== JK ==
## DCT_Custom_Instruction
module DCT_Custom_Instruction(clk,
                              reset,
                              dataa,
                              n,
                              clk_en,
                              start,
							                done,
                              result);
parameter c1 = 1420;
parameter c2 = 1338;
parameter c3 = 1204;
parameter c5 = 805;
parameter c6 = 554;
parameter c7 = 283;
parameter s1 = 3;
parameter s2 = 10;
parameter s3 = 13;   
  input clk;
  input reset;
  input signed [31:0] dataa;  
  input [4:0] n;
  input clk_en;
  input start;
  output done;
  output signed [31:0] result;
  wire [3:0] address;
  wire write;
  wire read;
  reg done_delay;
  assign write = (n<8);
  assign read = (n>7);
 assign address = (n == 1) ? 4'b0001 :
                   (n == 2) ? 4'b0010 :
                   (n == 3) ? 4'b0011 :
                   (n == 4) ? 4'b0100 :
                   (n == 5) ? 4'b0101 :
                   (n == 6) ? 4'b0110 :
                   (n == 7) ? 4'b0111 :
                   (n == 8) ? 4'b0000 :
                   (n == 9) ? 4'b0001 :
                   (n == 10) ? 4'b0010 :
  ...
Settings: LEC_CHECK=0, CAP_MARGIN=20, CORE_MARGIN=2, CORE_UTILIZATION=70, SLEW_MARGIN=20; clock period 13.0 ns.
run.sh (not shown) runs the stock make flow with config.mk's settings and CLKGATE_MAP_FILE=.
JK: complete, dirty (setup timing)
Input changes introduced in MS (baseline for comparison: JK):
# JK
export LEC_CHECK = 0
export CAP_MARGIN = 20
export CORE_MARGIN = 2
export CORE_UTILIZATION = 70
export SLEW_MARGIN = 20
create_clock -name core_clock -period 13.0 [get_ports {clk}]
# MS
export LEC_CHECK = 0
export CAP_MARGIN = 20
export CORE_MARGIN = 2
export CORE_UTILIZATION = 72
export MAX_ROUTING_LAYER = met4
export PLACE_DENSITY_LB_ADDON = 0.01
export SETUP_SLACK_MARGIN = 3.08
export SLEW_MARGIN = 20
export TNS_END_PERCENT = 40
create_clock -name core_clock -period 14.9 [get_ports {clk}]
## What came out
From JK to MS the numbers moved as follows: sequential share of layout area grew by 0.39 points.
JK has higher number of antenna violations at the first check in global routing than MS.
Complete run, failing final checks: JK, reason setup timing.
MS: no failed stages, no open violations at the end
From JK to MS the numbers moved as follows: cell count has decreased, wire length of the first global-routing pass increased by 0.92% relative to the old numbers, wire length after detailed routing fell by 2.3%, number of vias in the routed layout went down, total non-filler cell area in the finished layout lost 9300 sq um.
Diff JK and MS: final critical path time including I/O delays and setup higher in JK
In MS, number of buffer and inverter instances along the worst setup path is lower than in JK.
For AL, these inputs were changed with respect to MS:
# MS
export LEC_CHECK = 0
export CAP_MARGIN = 20
export CORE_MARGIN = 2
export CORE_UTILIZATION = 72
export MAX_ROUTING_LAYER = met4
export PLACE_DENSITY_LB_ADDON = 0.01
export SETUP_SLACK_MARGIN = 3.08
export SLEW_MARGIN = 20
export TNS_END_PERCENT = 40
create_clock -name core_clock -period 14.9 [get_ports {clk}]
# AL
export LEC_CHECK = 0
export CAP_MARGIN = 20
export CORE_MARGIN = 2
export CORE_UTILIZATION = 40
export SLEW_MARGIN = 20
create_clock -name core_clock -period 16.0 [get_ports {clk}]
[summary]
Cell count: AL higher than MS. As of AL, final weighted congestion in routability-driven placement had fallen by more than 10% compared to MS. Of MS and AL, the run reporting the higher finished layout cell area was MS. Measured against MS, the clock-buffer cell count of AL comes out at 0.933 times the reference value. Against MS, AL reports a count of vias placed by the detailed router that is lower. MS has a higher non-clock buffer total of the final layout than AL.
#### Input delta (TR over AL)
# AL
export LEC_CHECK = 0
export CAP_MARGIN = 20
export CORE_MARGIN = 2
export CORE_UTILIZATION = 40
export SLEW_MARGIN = 20
create_clock -name core_clock -period 16.0 [get_ports {clk}]
# TR
export LEC_CHECK = 0
export CAP_MARGIN = 20
export CORE_MARGIN = 2
export CORE_UTILIZATION = 31
export SLEW_MARGIN = 20
create_clock -name core_clock -period 22.2 [get_ports {clk}]
## What came out
Cell count after placement (TR vs. AL) increases by a few percent. Area inside the core boundary delta for TR relative to AL: about 30% higher. Count of clock-net buffers in the final layout of TR exceeds that of AL by more than 10%. In terms of final-stage net count, AL and TR differ only marginally. TR | status: complete | timing, DRC, antenna: pass. Cmp AL and TR / minimum clock period / higher: TR. Going from AL to TR, global-route usage shrinks by 5.7 points.
Here is what was changed in the inputs of PW compared with TR.
# TR
export LEC_CHECK = 0
export CAP_MARGIN = 20
export CORE_MARGIN = 2
export CORE_UTILIZATION = 31
export SLEW_MARGIN = 20
create_clock -name core_clock -period 22.2 [get_ports {clk}]
# PW
export LEC_CHECK = 0
export CAP_MARGIN = 20
export CORE_MARGIN = 2
export CORE_UTILIZATION = 48
export SETUP_SLACK_MARGIN = -1.12
export SLEW_MARGIN = 25
create_clock -name core_clock -period 11.6 [get_ports {clk}]
==> results <==
Although PW finished all stages, its layout failed final checks on setup timing. The fmax in PW sits about 22% above the value recorded for TR. PW vs TR — average wire per standard cell rose about 10%. In the tables for TR and PW, global-route total usage across every layer reads lower with TR. Per the comparison of PW with TR, sum of negative setup slack went down by 40.94 ns, number of top-level design ports stayed essentially flat, register-to-register slack now smaller. Die extent in x of PW falls short of that of TR by more than 10%.

Starting RTL as in the previous note.
clock: 16.0 ns
lec_check: 0
cap_margin: 0
core_margin: 2
core_utilization: 40
cts_cluster_size: 10
setup_slack_margin: -0.96
slew_margin: 20
tns_end_percent: 15
The starting point finished clean.
Then changed:
ABC_AREA = 1   (was not set)
CAP_MARGIN = 20   (was 0)
CELL_PAD_IN_SITES_GLOBAL_PLACEMENT = 3   (was not set)
CORE_ASPECT_RATIO = 0.57   (was not set)
CORE_MARGIN = 10   (was 2)
CORE_UTILIZATION = 20   (was 40)
CTS_CLUSTER_DIAMETER = 160   (was not set)
CTS_CLUSTER_SIZE = not set   (was 10)
GPL_ROUTABILITY_DRIVEN = 1   (was not set)
GPL_TIMING_DRIVEN = 0   (was not set)
HOLD_SLACK_MARGIN = 0.18   (was not set)
MIN_ROUTING_LAYER = met2   (was not set)
SETUP_SLACK_MARGIN = not set   (was -0.96)
SLEW_MARGIN = 0   (was 20)
TNS_END_PERCENT = not set   (was 15)
Effect: Now the flow died in global routing; die area went up by well over a third; area after synthesis rose by a few percent; synthesized cell count went up by about a fifth.
Then changed:
ABC_AREA = not set   (was 1)
CELL_PAD_IN_SITES_GLOBAL_PLACEMENT = not set   (was 3)
CORE_ASPECT_RATIO = not set   (was 0.57)
CORE_MARGIN = 2   (was 10)
CORE_UTILIZATION = 57   (was 20)
CTS_CLUSTER_DIAMETER = not set   (was 160)
GPL_ROUTABILITY_DRIVEN = not set   (was 1)
GPL_TIMING_DRIVEN = not set   (was 0)
HOLD_SLACK_MARGIN = not set   (was 0.18)
MIN_ROUTING_LAYER = not set   (was met2)
SETUP_SLACK_MARGIN = -1.12   (was not set)
SLEW_MARGIN = 25   (was 0)
clock period = 11.6 ns   (was 16.0 ns; I/O delays follow)
This time the run finished with negative setup slack left.
Synthesized cell count goes down by 16%.
Die area goes down by 68%.
Synthesized area goes down by 4.2%.
Then changed:
CORE_UTILIZATION = 40   (was 57)
SETUP_SLACK_MARGIN = -1.24   (was -1.12)
SLEW_MARGIN = 20   (was 25)
TNS_END_PERCENT = 25   (was not set)
clock period = 16.0 ns   (was 11.6 ns; I/O delays follow)
The changed run produced a clean layout.
Cell count is lower by 7.5%.
Global-route usage falls by 19 points.
Flip-flop count stays the same.
Final area goes down by 13%.
Setup slack gains 2.5 ns.
Sequential share of layout area rose by 0.77 points.
Critical path depth falls by 1.
Clock-buffer cell count climbs by 2.
Via count falls by 12%.
Core utilization came out lower by 28 points.
Area after synthesis does not change.

== build 35 ==
Starting RTL as in the previous note.
clock: 16.0 ns
lec_check: 0
abc_area: 1
cap_margin: 20
cell_pad_in_sites_global_placement: 3
core_aspect_ratio: 0.57
core_margin: 2
core_utilization: 20
cts_cluster_diameter: 160
gpl_routability_driven: 1
hold_slack_margin: 0.18
min_routing_layer: met2
setup_slack_margin: 3.21
slew_margin: 0
Build 35: aborted in global routing (5_1_grt) (tool error)
Changes in build 11 relative to build 35:
Settings: CELL_PAD_IN_SITES_GLOBAL_PLACEMENT removed (was 3); SETUP_SLACK_MARGIN removed (was 3.21); CORE_ASPECT_RATIO removed (was 0.57); MIN_ROUTING_LAYER removed (was met2); CTS_CLUSTER_DIAMETER changed from 160 to 283; GPL_ROUTABILITY_DRIVEN removed (was 1); CORE_UTILIZATION changed from 20 to 70; HOLD_SLACK_MARGIN removed (was 0.18); SLEW_MARGIN changed from 0 to 20; the clock period (ns, I/O delays scaled along) changed from 16.0 to 12.2.
Notes after the runs:
- Of build 11 and build 35, not a single run came through the flow clean.
- In the summary table, build 35 is marked failed, with error GRT-0116 raised in global routing (5_1_grt).
- Build 11 against build 35: number of I/O pins saw little to no change; number of instances in the placed design saw a decrease; number of setup buffers added after CTS saw a decrease; final weighted congestion in routability-driven placement saw an increase; area of the core saw a decrease.
- Fraction of the core area occupied by cells at floorplan in build 11 vs build 35: up 51 points
- Comparing build 11 and build 35, the lower count of cells resized by post-cts repair was measured on build 11.
- Diff build 35 -> build 11: number of placement rows -64; total number of clock tree sinks ~0 delta; die area -about 70%.
diff inputs: build 11 => build 18
Settings: a deleted CTS_CLUSTER_DIAMETER that had been 283; a change of CORE_UTILIZATION from 70 to 40; a deleted ABC_AREA that had been 1; a change of the clock period (ns, I/O delays scaled along) from 12.2 to 15.7.
Notes after the runs:
- Build 18 | status: complete | timing, DRC, antenna: pass
- Diff build 11 -> build 18: total cells reported by yosys after synthesis decreased by about 16% relative to the old numbers; count of mapped cells out of synthesis down 16%; number of rows created at floorplan increased by about 30% relative to the old numbers; chip footprint increased by 67% relative to the old numbers.

DCT_Custom_Instruction again, from the RTL that the note above started with.
make LEC_CHECK=0 ABC_AREA=1 CAP_MARGIN=5 CORE_MARGIN=2 CORE_UTILIZATION=72 CTS_CLUSTER_DIAMETER=290 CTS_CLUSTER_SIZE=37 PLACE_DENSITY=0.65 SETUP_SLACK_MARGIN=-0.74 SLEW_MARGIN=20 finish   # period 8.83 ns
The starting point failed in 5_1_grt, error GRT-0116.
Rerun with:
CORE_UTILIZATION = 68   (was 72)
PLACE_DENSITY = default   (was 0.65)
After rerunning:
- The new run aborted during 5_1_grt
- synthesized area is unchanged
- synthesized cell count is unchanged
- die area rose by a few percent
Rerun with:
ABC_AREA = default   (was 1)
CAP_MARGIN = 20   (was 5)
CORE_UTILIZATION = 40   (was 68)
CTS_CLUSTER_DIAMETER = default   (was 290)
CTS_CLUSTER_SIZE = 10   (was 37)
SETUP_SLACK_MARGIN = -0.96   (was -0.74)
clock period = 16.0 ns   (was 8.83 ns; I/O delays follow)
=> Now the flow finished with timing, DRC and antenna clean. Die area climbs by 62%. Area after synthesis drops by 4.2%. Synthesized cell count drops by 16%.
Rerun with:
CORE_UTILIZATION = 59   (was 40)
CTS_CLUSTER_SIZE = default   (was 10)
SETUP_SLACK_MARGIN = default   (was -0.96)
clock period = 15.7 ns   (was 16.0 ns; I/O delays follow)
Result: Sequential share of layout area stays flat. Design area came out lower by about 1%. Count of clock-buffer cells in the layout came out lower by 8. Worst hold slack improves by 0.0080 ns. Global-route usage came out higher by 15 points.

== try-umber ==
The RTL this note starts from:
==> flow/design.v <==
module DCT_Component (
    input clk,
    input reset,
    input [3:0] address,
    input signed [31:0] writedata,
    input write,
    input read,
    input chipselect,
    output reg signed [31:0] readdata
);
    parameter signed [31:0] c1 = 1420;
    parameter signed [31:0] c2 = 1338;
    parameter signed [31:0] c3 = 1204;
    parameter signed [31:0] c5 = 805;
    parameter signed [31:0] c6 = 554;
    parameter signed [31:0] c7 = 283;
    parameter s1 = 3;
    parameter s2 = 10;
    parameter s3 = 13; 
    reg signed [31:0] data1, data2, data3, data4, data5, data6, data7, data8;
    wire signed [31:0] result1, result2, result3, result4, result5, result6, result7, result8;
    wire signed [31:0] result1_, result2_, result3_, result4_, result5_, result6_, result7_, result8_;
    wire signed [31:0] x0, x1, x2, x3, x4, x5, x6, x7, x8;
    wire signed [31:0] x5_out, x8_out, x7_out;
    DCT_Stage1 stage1(
        .data1(data1), .data2(data2), .data3(data3), .data4(data4),
        .data5(data5), .data6(data6), .data7(data7), .data8(data8),
        .x0(x0), .x1(x1), .x2(x2), .x3(x3), .x5(x5), .x6(x6), .x7(x7), .x8(x8)
    );
    DCT_Stage2 stage2(
        .x8(x8), .x5(x5), .x7(x7), .x6(x6),
        .x4(x4), .x5_out(x5_out), .x8_out(x8_out), .x7_out(x7_out)
    );
    DCT_Stage3 stage3(
        .x4(x4), .x5_out(x5_out),
        .result1(result1), .result5(result5)
    );
    DCT_Stage3Col stage3col(
        .x4(x4), .x5_out(x5_out),
        .result1_(result1_), .result5_(result5_)
    );
    DCT_Stage4 stage4(
        .x0(x0), .x1(x1), .x2(x2), .x3(x3), .x8_out(x8_out), .x7_out(x7_out),
        .result3(result3), .result7(result7), .result8(result8), .result6(result6), .result4(result4), .result2(result2)
    );
    DCT_Stage4Col stage4col(
        .x0(x0), .x1(x1), .x2(x2), .x3(x3), .x8_out(x8_out), .x7_out(x7_out),
        .result3_(result3_), .result7_(result7_), .result8_(result8_), .result6_(result6_), .result4_(result4_), .result2_(result2_)
    );
    always @(posedge clk or posedge reset) begin
        if (reset) begin
            data1 <= 0;
            data2 <= 0;
            data3 <= 0;
            data4 <= 0;
            data5 <= 0;
            data6 <= 0;
            data7 <= 0;
            data8 <= 0;
            readdata <= 0;
        end else begin
            if (write && chipselect) begin
                case (address)
                    4'b0000: data1 <= writedata;
                    4'b0001: data2 <= writedata;
                    4'b0010: data3 <= writedata;
                    4'b0011: data4 <= writedata;
                    4'b0100: data5 <= writedata;
                    4'b0101: data6 <= writedata;
                    4'b0110: data7 <= writedata;
                    4'b0111: data8 <= writedata;
                endcase
            end
            if (read && chipselect) begin
                case (address)
                    4'b0000: readdata <= result1;
                    4'b0001: readdata <= result2;
                    4'b0010: readdata <= result3;
                    4'b0011: readdata <= result4;
                    4'b0100: readdata <= result5;
                    4'b0101: readdata <= result6;
                    4'b0110: readdata <= result7;
                    4'b0111: readdata <= result8;
                    4'b1000: readdata <= result1_;
                    4'b1001: readdata <= result2_;
                    4'b1010: readdata <= result3_;
                    4'b1011: readdata <= result4_;
                    4'b1100: readdata <= result5_;
                    4'b1101: readdata <= result6_;
                    4'b1110: readdata <= result7_;
                    4'b1111: readdata <= result8_;
                endcase
            end
        end
    end
defparam stage4.c1 = c1;
defparam stage4.c2 = c2;
defparam stage4.c3 = c3;
defparam stage4.c5 = c5;
defparam stage4.c6 = c6;
defparam stage4.c7 = c7;
defparam stage4.s1 = s1;
defparam stage4.s2 = s2;
defparam stage4.s3 = s3;
defparam stage4col.c1 = c1;
defparam stage4col.c2 = c2;
defparam stage4col.c3 = c3;
defparam stage4col.c5 = c5;
defparam stage4col.c6 = c6;
defparam stage4col.c7 = c7;
defparam stage4col.s1 = s1;
defparam stage4col.s2 = s2;
defparam stage4col.s3 = s3;
defparam stage3col.s1 = s1;
defparam stage3col.s2 = s2;
defparam stage3col.s3 = s3;
endmodule
module DCT_Stage1(
    input signed [31:0] data1, data2, data3, data4, data5, data6, data7, data8,
    output reg signed [31:0] x0, x1, x2, x3, x5, x6, x7, x8
);
    always @(*) begin
        x8 = data1 + data8;
        x0 = data1 - data8;
        x7 = data2 + data7;
        x1 = data2 - data7;
        x6 = data3 + data6;
        x2 = data3 - data6;
        x5 = data4 + data5;
        x3 = data4 - data5;
    end
endmodule
module DCT_Stage2(
    input signed [31:0] x8, x5, x7, x6,
    output reg signed [31:0] x4, x5_out, x8_out, x7_out
);
    always @(*) begin
        x4 = x8 + x5;
        x8_out = x8 - x5;
        x5_out = x7 + x6;
        x7_out = x7 - x6;
    end
endmodule
module DCT_Stage3(
    input signed [31:0] x4, x5_out,
    output reg signed [31:0] result1, result5
);
    always @(*) begin
        result1 = x4 + x5_out;
        result5 = x4 - x5_out;
    end
endmodule
module DCT_Stage3Col(
    input signed [31:0] x4, x5_out,
    output reg signed [31:0] result1_, result5_
);
    parameter s1 = 3;
    parameter s2 = 10;
    parameter s3 = 13; 
    always @(*) begin
        result1_ = (x4 + x5_out) >>> s1;
        result5_ = (x4 - x5_out) >>> s1;
    end
endmodule
module DCT_Stage4(
    input signed [31:0] x0, x1, x2, x3, x8_out, x7_out,
    output reg signed [31:0] result3, result7, result8, result6, result4, result2
);
    parameter signed [31:0] c1 = 1420;
    parameter signed [31:0] c2 = 1338;
    parameter signed [31:0] c3 = 1204;
    parameter signed [31:0] c5 = 805;
    parameter signed [31:0] c6 = 554;
    parameter signed [31:0] c7 = 283;
    parameter s1 = 3;
    parameter s2 = 10;
    parameter s3 = 13; 
    always @(*) begin
        result3 = (x8_out * c2 + x7_out * c6) >>> s2;
        result7 = (x8_out * c6 - x7_out * c2) >>> s2;
        result8 = (x0 * c7 - x1 * c5 + x2 * c3 - x3 * c1) >>> s2;
        result6 = (x0 * c5 - x1 * c1 + x2 * c7 + x3 * c3) >>> s2;
        result4 = (x0 * c3 - x1 * c7 - x2 * c1 - x3 * c5) >>> s2;
        result2 = (x0 * c1 + x1 * c3 + x2 * c5 + x3 * c7) >>> s2;
    end
endmodule
module DCT_Stage4Col(
    input signed [31:0] x0, x1, x2, x3, x8_out, x7_out,
    output reg signed [31:0] result3_, result7_, result8_, result6_, result4_, result2_
);
    parameter signed [31:0] c1 = 1420;
    parameter signed [31:0] c2 = 1338;
    parameter signed [31:0] c3 = 1204;
    parameter signed [31:0] c5 = 805;
    parameter signed [31:0] c6 = 554;
    parameter signed [31:0] c7 = 283;
    parameter s1 = 3;
    parameter s2 = 10;
    parameter s3 = 13; 
    always @(*) begin
        result3_ = (x8_out * c2 + x7_out * c6) >>> s3;
        result7_ = (x8_out * c6 - x7_out * c2) >>> s3;
        result8_ = (x0 * c7 - x1 * c5 + x2 * c3 - x3 * c1) >>> s3;
        result6_ = (x0 * c5 - x1 * c1 + x2 * c7 + x3 * c3) >>> s3;
        result4_ = (x0 * c3 - x1 * c7 - x2 * c1 - x3 * c5) >>> s3;
        result2_ = (x0 * c1 + x1 * c3 + x2 * c5 + x3 * c7) >>> s3;
    end
endmodule
module DCT_Custom_Instruction(clk,
                              reset,
                              dataa,
                              n,
                              clk_en,
                              start,
							                done,
                              result);
parameter c1 = 1420;
parameter c2 = 1338;
parameter c3 = 1204;
parameter c5 = 805;
parameter c6 = 554;
parameter c7 = 283;
parameter s1 = 3;
parameter s2 = 10;
parameter s3 = 13;   
  input clk;
  input reset;
  input signed [31:0] dataa;  
  input [4:0] n;
  input clk_en;
  input start;
  output done;
  output signed [31:0] result;
  wire [3:0] address;
  wire write;
  wire read;
  reg done_delay;
  assign write = (n<8);
  assign read = (n>7);
 assign address = (n == 1) ? 4'b0001 :
                   (n == 2) ? 4'b0010 :
                   (n == 3) ? 4'b0011 :
                   (n == 4) ? 4'b0100 :
                   (n == 5) ? 4'b0101 :
                   (n == 6) ? 4'b0110 :
                   (n == 7) ? 4'b0111 :
                   (n == 8) ? 4'b0000 :
                   (n == 9) ? 4'b0001 :
                   (n == 10) ? 4'b0010 :
                   (n == 11) ? 4'b0011 :
                   (n == 12) ? 4'b0100 :
                   (n == 13) ? 4'b0101 :
                   (n == 14) ? 4'b0110 :
                   (n == 15) ? 4'b0111 :
                   (n == 16) ? 4'b1000 :
                   (n == 17) ? 4'b1001 :
                   (n == 18) ? 4'b1010 :
                   (n == 19) ? 4'b1011 :
                   (n == 20) ? 4'b1100 :
                   (n == 21) ? 4'b1101 :
                   (n == 22) ? 4'b1110 :
                   (n == 23) ? 4'b1111 : 4'b0000;
  assign done = (n>7)? done_delay : start;
  always @ (posedge clk or posedge reset)
  begin
  if (reset)
		done_delay <= 0;
  else
		done_delay <= start & read;
  end
  DCT_Component wrapper_wiring(.clk(clk),
                               .reset(reset),
                               .address(address),
                               .writedata(dataa),
                               .write(write & start),
                               .read(read),
                               .chipselect(clk_en),
                               .readdata(result));
defparam wrapper_wiring.c1 = c1;
defparam wrapper_wiring.c2 = c2;
defparam wrapper_wiring.c3 = c3;
defparam wrapper_wiring.c5 = c5;
defparam wrapper_wiring.c6 = c6;
defparam wrapper_wiring.c7 = c7;
defparam wrapper_wiring.s1 = s1;
defparam wrapper_wiring.s2 = s2;
defparam wrapper_wiring.s3 = s3;
endmodule
Settings: LEC_CHECK=0, CAP_MARGIN=20, CELL_PAD_IN_SITES_DETAIL_PLACEMENT=1, CORE_ASPECT_RATIO=0.55, CORE_MARGIN=3, CORE_UTILIZATION=32, CTS_CLUSTER_SIZE=34, GPL_TIMING_DRIVEN=1, MAX_ROUTING_LAYER=met5, MIN_ROUTING_LAYER=met2, PLACE_DENSITY_LB_ADDON=0.02, SETUP_SLACK_MARGIN=0.81, SLEW_MARGIN=20; clock period 16.7 ns.
Run status, try-umber: aborted in 5_1_grt, error GRT-0116
> inputs changed (try-umber -> try-ember)
- CELL_PAD_IN_SITES_DETAIL_PLACEMENT no longer set, was 1
- PLACE_DENSITY now 0.71, previously not set
- CAP_MARGIN now 15, was 20
- HOLD_SLACK_MARGIN now 0.25, previously not set
- MIN_ROUTING_LAYER no longer set, was met2
- PLACE_DENSITY_LB_ADDON no longer set, was 0.02
- CORE_ASPECT_RATIO no longer set, was 0.55
- CORE_UTILIZATION now 72, was 32
- the clock period (ns, I/O delays scaled along) now 13.8, was 16.7
Notes after the runs:
- try-ember -> stages 100% | layout checks FAIL | setup timing
- When try-ember is measured against try-umber, its pre-CTS setup slack turns out 1.40 ns lower.
- There was hardly any difference in hold buffer count at cts between try-umber and try-ember.
- Maximum level of the CTS H-tree: try-ember lower than try-umber
--- input diff try-ember..try-maple ---
- changing CAP_MARGIN from 15 to 20
- changing MAX_ROUTING_LAYER from met5 to met4
- removing HOLD_SLACK_MARGIN (formerly 0.25)
- setting TNS_END_PERCENT to 5 for the first time
- changing SETUP_SLACK_MARGIN from 0.81 to 2.78
- setting PLACE_DENSITY_LB_ADDON to 0.21 for the first time
- removing CTS_CLUSTER_SIZE (formerly 34)
- removing PLACE_DENSITY (formerly 0.71)
- changing CORE_MARGIN from 3 to 2
- removing GPL_TIMING_DRIVEN (formerly 1)
- changing the clock period (ns, I/O delays scaled along) from 13.8 to 15.1
- try-maple reached the end of the flow, and the finished layout is clean on the timing, DRC and antenna checks.
- Lower share of the clock period used by the worst path among try-ember and try-maple: try-maple
- Looking at endpoint of the worst setup timing path, the wrapper_wiring.readdata[28] result is from try-ember; the wrapper_wiring.readdata[23] one comes from try-maple.
- From try-ember to try-maple the numbers moved as follows: detailed router's first-iteration violation count up 833, buffer count from post-CTS setup fixing moved up, pin count of the biggest net entering global routing picked up an extra 9.
